## ws2812_top
module ws2812_top(input clk, input reset, input spi_valid, input spi_data, output led);
export LEC_CHECK = 0
export ABC_AREA = 1
export CAP_MARGIN = 25
export CELL_PAD_IN_SITES_DETAIL_PLACEMENT = 0
export CELL_PAD_IN_SITES_GLOBAL_PLACEMENT = 2
export CORE_ASPECT_RATIO = 0.7
export CORE_MARGIN = 2
export CORE_UTILIZATION = 24
export CTS_CLUSTER_DIAMETER = 290
export GPL_TIMING_DRIVEN = 1
export MAX_ROUTING_LAYER = met4
export PLACE_DENSITY = 0.6
export SETUP_SLACK_MARGIN = 1.32
export SLEW_MARGIN = 0
export TNS_END_PERCENT = 30
create_clock -name core_clock -period 9.57 [get_ports {clk}]
run.sh (not shown) runs the stock make flow with config.mk's settings and CLKGATE_MAP_FILE=.
==> next run, changes <==
- ABC_AREA: 1 -> not set
- CAP_MARGIN: 25 -> 20
- CELL_PAD_IN_SITES_DETAIL_PLACEMENT: 0 -> not set
- CELL_PAD_IN_SITES_GLOBAL_PLACEMENT: 2 -> not set
- CORE_ASPECT_RATIO: 0.7 -> not set
- CORE_UTILIZATION: 24 -> 66
- CTS_CLUSTER_DIAMETER: 290 -> not set
- GPL_TIMING_DRIVEN: 1 -> not set
- MAX_ROUTING_LAYER: met4 -> not set
- SETUP_SLACK_MARGIN: 1.32 -> not set
- SLEW_MARGIN: 0 -> 20
- TNS_END_PERCENT: 30 -> not set
- clock period: 9.57 -> 13.5 ns (I/O delays scaled with it)
Outcome: Routed wire length came out lower by about 30%; sequential share of layout area came out higher by 5.4 points; cell count came out lower by 45%; power came out lower by about 35%; area after synthesis came out lower by 5.0%; sequential power came out lower by 29%; clock-buffer cell count came out lower by 23; clock power came out lower by 39%.
==> next run, changes <==
- CORE_UTILIZATION: 66 -> 72
- SETUP_SLACK_MARGIN: not set -> 2.24
- clock period: 13.5 -> 7.51 ns (I/O delays scaled with it)
After rerunning:
- The new run ran to the end with no violations
- synthesized area is unchanged
- non-clock buffer count decreases by 1
- clock-buffer cell count goes down by 8
- power came out higher by 78%
- worst setup slack got worse by 4.2 ns
==> next run, changes <==
- CTS_CLUSTER_SIZE: not set -> 72
- GPL_ROUTABILITY_DRIVEN: not set -> 1
- PLACE_DENSITY: 0.6 -> not set
- PLACE_DENSITY_LB_ADDON: not set -> 0.0
- SETUP_SLACK_MARGIN: 2.24 -> 2.15
- TNS_END_PERCENT: not set -> 5
Core utilization stays flat.
Register-to-register slack loses 0.06 ns.
Wire length goes up by 0.48%.
Via count goes up by 0.66%.
Clock-buffer cell count goes up by 10.
Worst setup slack loses 0.23 ns.
Clock skew hardly moves.
Die area does not change.
Non-clock buffer count goes down by 1.


Setup of red:
The RTL this note starts from:
==> flow/design.v <==
module bit_fifo #(parameter DEPTH = 768) (
	input clk,
	input reset,
	input din,
	input wr_en,
	input rd_en,
	output reg q,
	output empty,
	output full
);
	localparam AW = $clog2(DEPTH);
	localparam CW = $clog2(DEPTH+1);
	reg mem [0:DEPTH-1];
	reg [AW-1:0] wr_ptr;
	reg [AW-1:0] rd_ptr;
	reg [CW-1:0] count;
	wire do_wr = wr_en & ~full;
	wire do_rd = rd_en & ~empty;
	assign empty = (count == 0);
	assign full = (count == DEPTH);
	always @(posedge clk) begin
		if (do_wr)
			mem[wr_ptr] <= din;
	end
	always @(posedge clk) begin
		if (reset) begin
			wr_ptr <= 0;
			rd_ptr <= 0;
			count <= 0;
			q <= 0;
		end else begin
			if (do_wr)
				wr_ptr <= (wr_ptr == DEPTH-1) ? {AW{1'b0}} : wr_ptr + 1'b1;
			if (do_rd) begin
				q <= mem[rd_ptr];
				rd_ptr <= (rd_ptr == DEPTH-1) ? {AW{1'b0}} : rd_ptr + 1'b1;
			end
			if (do_wr & ~do_rd)
				count <= count + 1'b1;
			else if (do_rd & ~do_wr)
				count <= count - 1'b1;
		end
	end
endmodule
module ledDriver(input clk, input reset, output reg led, input data, input lastBit, input start, output finish, output reg read);
	reg running;
	reg resCounting;
	reg[4:0] count;
	always @(posedge clk) begin
		if (reset || ~running) begin
			count<=0;
		end else begin
			if (count!=24) begin
				count <= count + 1;
			end else begin
			 count <=0;
			end
		end
	end
  reg firstbit;
	always @(posedge clk) begin
	  if (reset) begin
	    running <= 0;
	    firstbit <= 1;	   
		read <= 0;
		resCounting <= 0;
	  end else begin
	    if (~running & start) begin
	      running <= 1;
	      firstbit <= 1;
	    end else if (running) begin
	      firstbit<=0;
	      if (lastBit && count==24) begin
	        running <= 0;
	        resCounting <= 1;	 
			read <= 0;
	      end else if (count==0 && ~firstbit) begin
			read <= 1;
	      end else read <= 0;
	    end else if (resCounting && finish) begin
	      resCounting <= 0;
	    end
	  end
	end
	always @(posedge clk) begin
		if (reset || ~running) begin
			led <= 0;
		end else begin
			if (count==0) begin
				led <= 1;
			end else if ( (count==8 && ~data) || (count==16 && data)) begin
				led<=0;
			end
		end
	end
	reg [10:0] resCounter;
	always @(posedge clk) begin
	  if (reset || ~resCounting) begin
	    resCounter<=0;
	  end else begin
	    resCounter <= resCounter+1;
	  end
	end
	assign finish = resCounter==11'h7FF;
endmodule
module ws2812_top(input clk, input reset, input spi_valid, input spi_data, output led);
	parameter NUM_LEDS = 32;
	localparam NUM_BITS = NUM_LEDS*24;
	reg switch;
	wire q1,q2;
	reg[12:0] writeCount;
	wire read;	
	wire write ;		   	   
	wire empty1, empty2;
	reg justSwitched;
	bit_fifo #(.DEPTH(NUM_BITS)) fifo1(
		.clk(clk),
		.reset(reset),
		.din(spi_data),
		.wr_en(spi_valid & ~switch & write),
		.rd_en(read & switch),
		.q(q1),
		.empty(empty1),
		.full()
	);	   
	bit_fifo #(.DEPTH(NUM_BITS)) fifo2(
		.clk(clk),
		.reset(reset),
		.din(spi_data),
		.wr_en(spi_valid & switch & write),
		.rd_en(read & ~switch),
		.q(q2),
		.empty(empty2),
		.full()
	);		  
	wire readData;
	assign readData = switch ? q1 : q2;
	wire empty;
	assign empty = switch ? empty1 : empty2;
	wire ledFinished;  
	wire readDriver;
	assign read = readDriver | justSwitched;
	ledDriver ledDriver_inst(
		.clk(clk),
		.reset(reset),
		.led(led),
		.data(readData),   
		.lastBit(empty),
		.start(justSwitched),
		.finish(ledFinished),
		.read(readDriver)				  
	);
	reg ledRealFinished;
	reg firstRun;
	always @(posedge clk) begin
		if (reset) begin
			firstRun <= 1;		 
			ledRealFinished <= 1;
		end else begin
			if (justSwitched) begin
				firstRun <= 0;				
			end
			if (ledFinished)
				ledRealFinished <= 1;
			else if (justSwitched)
				ledRealFinished <= 0;
		end
	end
	reg spiFinished;
	reg seenSwitch;
	assign write = ~spiFinished | (seenSwitch!=switch);	
	wire spiRealFinished;
	assign spiRealFinished = spiFinished & (seenSwitch==switch);
	always @(posedge clk) begin
		if (reset) begin 
			writeCount <= 0;
			spiFinished <= 0;
			seenSwitch <= 0;
		end else if (spi_valid) begin
			if (writeCount==NUM_BITS-1) begin   
				if (seenSwitch!=switch) begin
					writeCount <= 1;  
					spiFinished <= 0;
				end else begin
					spiFinished <= 1;
				end
			end else begin
				writeCount <= writeCount + 1;
				spiFinished <= 0;		 
				seenSwitch <= switch;
			end
		end
	end			 
	always @(posedge clk) begin
		if (reset) begin
			switch <= 0;			  
			justSwitched <= 0;
		end else begin	
			if ((firstRun | ledRealFinished) & spiRealFinished) begin
				switch <= ~switch;
				justSwitched <= 1;
			end else
				justSwitched <= 0;
		end
	end	
endmodule
Settings: LEC_CHECK=0, CAP_MARGIN=20, CORE_ASPECT_RATIO=1.42, CORE_MARGIN=2, CORE_UTILIZATION=72, CTS_CLUSTER_DIAMETER=213, CTS_CLUSTER_SIZE=10, PLACE_DENSITY=0.72, SETUP_SLACK_MARGIN=2.2, SLEW_MARGIN=20, TNS_END_PERCENT=10; clock period 7.51 ns.
red finished every step from synthesis to the final layout, and the layout passed the timing, DRC and antenna checks.
Input changes introduced in blue (baseline for comparison: red):
Settings: CTS_CLUSTER_DIAMETER: 213 -> unset; PLACE_DENSITY: 0.72 -> unset; CAP_MARGIN: 20 -> 15; CORE_ASPECT_RATIO: 1.42 -> 0.72; TNS_END_PERCENT: 10 -> unset; PLACE_DENSITY_LB_ADDON: unset -> 0.0; CTS_CLUSTER_SIZE: 10 -> 70; SETUP_SLACK_MARGIN: 2.2 -> 2.21.
Total number of vias delta for blue relative to red: 189 higher. Final routed wirelength across all metal layers, blue and red, higher one = red. Minimum setup slack after placement for blue is lower than for red. Relative to red, number of clock buffer instances in the layout has gone down in blue. Sequential share of power delta for blue relative to red: 1.0 points higher. On multi-input combinational cell area, blue and red are basically level. Between blue and red, it is blue whose final-layout clock-cell area share is lower, by 0.41 points. Looking at stage delay of the slowest cell on the critical path, blue sits 0.16 ns below red.
Inputs modified between blue and green:
Settings: a change of CAP_MARGIN from 15 to 40.
Findings:
Routed wire length of green is on par with blue.
In terms of number of global-route vias before repair, green and blue differ only marginally.
Source of the critical timing path = fifo1.count[4]: blue; source of the critical timing path = spi_valid: green
Between green and blue, the global-route usage figures differ only marginally.
blue -> green: via count increased slightly
green has total power per unit cell area below what blue had.
On global-route wire length before repair, green and blue are basically level.
Diff blue -> green: design area now larger, layout net count up about 1%, worst setup slack shrank by 0.22 ns.
Changes in orange relative to green:
Settings: CORE_UTILIZATION now 70, was 72; CORE_ASPECT_RATIO no longer set, was 0.72; CTS_CLUSTER_SIZE now 61, was 70; CAP_MARGIN now 20, was 40.
[summary]
- Compared orange vs green, and power consumed by the clock network is up in orange.
- On first-pass detailed-route iteration total: between orange and green, it ends up lower for orange.
- Biggest cell delay along the critical path was higher in the run labelled green.
- As far as setup TNS after final layout goes, orange and green are indistinguishable; the numbers are identical.
- The proportion of cell area spent on the clock network number comes out higher for orange vs green.
- Lower area overhead of the layout relative to synthesis goes to orange over green.
- For the met2 routing resource usage after global routing, orange came in 2.8 points higher than green did.
- Against green, global placement routability congestion in orange fell by a little under 10%.
- Worst-case reg-to-reg path depth | orange below green
- Taking orange as 1.0, green lands at 0.838 on placement row count.


Starts from the design.v that is shown in full above.
clock: 48.9 ns
lec_check: 0
cap_margin: 20
core_margin: 2
core_utilization: 45
place_density: 0.6
slew_margin: 20
The baseline completed without violations.
Next try:
- CORE_UTILIZATION: 45 -> 70
- GPL_ROUTABILITY_DRIVEN: unset -> 1
- clock period: 48.9 -> 7.69 ns (I/O delays scaled with it)
Worst setup slack got worse by 33000 ps.
Sequential share of layout area rose by 1.1 points.
Sequential power rose to 6.3 times its value.
Power rose to 6.2 times its value.
Cell count fell by roughly a tenth.
Non-clock buffer count fell by 39.
Clock power rose to 6.1 times its value.
Die area fell by a quarter to a third.
Global-route usage rose by 13 points.
Hold slack improved by 10 ps.
Next try:
- CORE_UTILIZATION: 70 -> 47
- PLACE_DENSITY: 0.6 -> unset
- PLACE_DENSITY_LB_ADDON: unset -> 0.01
- SETUP_SLACK_MARGIN: unset -> 3.36
- clock period: 7.69 -> 14.5 ns (I/O delays scaled with it)
Outcome:
- The changed run completed with no timing, DRC or antenna violations
- register-to-register slack is better by 6200 ps
- setup slack improved by 5400 ps
- global-route usage is lower by 9.4 points


Starts from the design.v that is shown in full above.
make LEC_CHECK=0 CAP_MARGIN=20 CORE_MARGIN=2 CORE_UTILIZATION=45 PLACE_DENSITY=0.6 SLEW_MARGIN=20 finish   # period 13.5 ns
The first run went through all stages and came out clean.
Change:
Settings changed: CORE_UTILIZATION 45 to 72, CTS_CLUSTER_DIAMETER set to 213, CTS_CLUSTER_SIZE set to 10, SETUP_SLACK_MARGIN set to 2.2, TNS_END_PERCENT set to 10.
Clock period 13.5 ns to 7.51 ns, I/O delays scaled along.
Power rose by well over a third. Utilization goes up by 29 points. First-iteration DRC count increases by well over a third. Critical path depth goes up by 1.
Change:
Settings changed: CTS_CLUSTER_DIAMETER 213 to 88, SETUP_SLACK_MARGIN 2.2 to 2.24, SLEW_MARGIN 20 to 40, TNS_END_PERCENT 10 to not set.
Outcome: Via count hardly moves. Cell count stays flat. Clock-buffer cell count fell by 3. Die area does not change. Synthesized area stays the same. Worst setup slack is worse by 0.036 ns. Non-clock buffer count fell by 3. Wire length barely changes.
Change:
Settings changed: CTS_CLUSTER_DIAMETER 88 to not set, CTS_CLUSTER_SIZE 10 to 72, GPL_ROUTABILITY_DRIVEN set to 1, PLACE_DENSITY 0.6 to not set, PLACE_DENSITY_LB_ADDON set to 0.0, SETUP_SLACK_MARGIN 2.24 to 2.15, SLEW_MARGIN 40 to 20.
=> The changed run completed without violations; routed wire length is about the same; count of clock-buffer cells in the layout came out lower by 16; register-to-register slack loses 0.02 ns; power came out higher by 0.69%; area after synthesis is unchanged; worst hold slack hardly moves; cell count climbs by 0.56%; cell area barely changes; first-iteration DRC count goes up by 2.6%.
Change:
Settings changed: CORE_ASPECT_RATIO set to 0.71, SETUP_SLACK_MARGIN 2.15 to -0.38.
The new run passed the timing, DRC and antenna checks; worst setup slack is worse by 0.48 ns; total power decreases by 3.9%; wire length increases by about 0.8%; via count went down by 0.49%; utilization came out lower by 0.64 points; register-to-register slack loses 0.22 ns; cell count barely changes.


Starts from the design.v that is shown in full above.
clock: 7.69 ns
lec_check: 0
cap_margin: 20
core_margin: 2
core_utilization: 70
cts_cluster_size: 73
gpl_routability_driven: 1
place_density_lb_addon: 0.0
setup_slack_margin: 2.2
slew_margin: 20
The baseline produced a clean layout.
==> next run, changes <==
==> flow/config.mk (replaced) <==
export PLATFORM = sky130hd
export DESIGN_NAME = ws2812_top
export DESIGN_NICKNAME = ws2812_top
export VERILOG_FILES = /design/flow/design.v
export SDC_FILE = /design/flow/constraint.sdc
export NUM_CORES = 4
export LEC_CHECK = 0
export CAP_MARGIN = 20
export CORE_MARGIN = 2
export CORE_UTILIZATION = 21
export PLACE_DENSITY = 0.6
export SLEW_MARGIN = 20
==> flow/constraint.sdc (replaced) <==
create_clock -name core_clock -period 57.0 [get_ports {clk}]
set_input_delay 11.4000 -clock core_clock [delete_from_list [all_inputs] [get_ports {clk}]]
set_output_delay 11.4000 -clock core_clock [all_outputs]
set_load 0.01 [all_outputs]
=> Non-clock buffer count goes down by 8; die area increases to 3.3 times its value; global-route usage drops by 25 points; utilization went down by 52 points; cell area rises by 5.6%; clock skew came out higher by 0.023 ns; synthesized cell count does not change; register-to-register slack improved by 49 ns; via count falls by 3.5%.
==> next run, changes <==
--- a/flow/config.mk
+++ b/flow/config.mk
@@ -6,7 +6,9 @@
 export NUM_CORES = 4
 export LEC_CHECK = 0
+export ABC_AREA = 1
 export CAP_MARGIN = 20
 export CORE_MARGIN = 2
-export CORE_UTILIZATION = 21
-export PLACE_DENSITY = 0.6
+export CORE_UTILIZATION = 71
+export PLACE_DENSITY = 0.42
 export SLEW_MARGIN = 20
+export TNS_END_PERCENT = 10
==> flow/constraint.sdc (replaced) <==
create_clock -name core_clock -period 8.17 [get_ports {clk}]
set_input_delay 1.6340 -clock core_clock [delete_from_list [all_inputs] [get_ports {clk}]]
set_output_delay 1.6340 -clock core_clock [all_outputs]
set_load 0.01 [all_outputs]
- The new run completed without violations
- core utilization is higher by 53 points
- synthesized area went up by 5.2%
- global-route usage went up by 25 points
- worst hold slack improved by 0.0036 ns
- sequential power rose to 7.0 times its value
- critical path depth increases by 1
- sequential share of layout area went up by 0.87 points
==> next run, changes <==
--- a/flow/config.mk
+++ b/flow/config.mk
@@ -6,9 +6,9 @@
 export NUM_CORES = 4
 export LEC_CHECK = 0
-export ABC_AREA = 1
 export CAP_MARGIN = 20
 export CORE_MARGIN = 2
-export CORE_UTILIZATION = 71
-export PLACE_DENSITY = 0.42
+export CORE_UTILIZATION = 53
+export GPL_ROUTABILITY_DRIVEN = 1
+export PLACE_DENSITY_LB_ADDON = 0.01
+export SETUP_SLACK_MARGIN = 3.04
 export SLEW_MARGIN = 20
-export TNS_END_PERCENT = 10
==> flow/constraint.sdc (replaced) <==
create_clock -name core_clock -period 11.3 [get_ports {clk}]
set_input_delay 2.2600 -clock core_clock [delete_from_list [all_inputs] [get_ports {clk}]]
set_output_delay 2.2600 -clock core_clock [all_outputs]
set_load 0.01 [all_outputs]
Effect:
- The new run finished clean
- final area shrinks by about 2.7%
- synthesized cell count shrinks by about 35%
- via count shrinks by about 24%
- power shrinks by about 28%
No activity file was given, so power comes from the tool's default toggle rates.
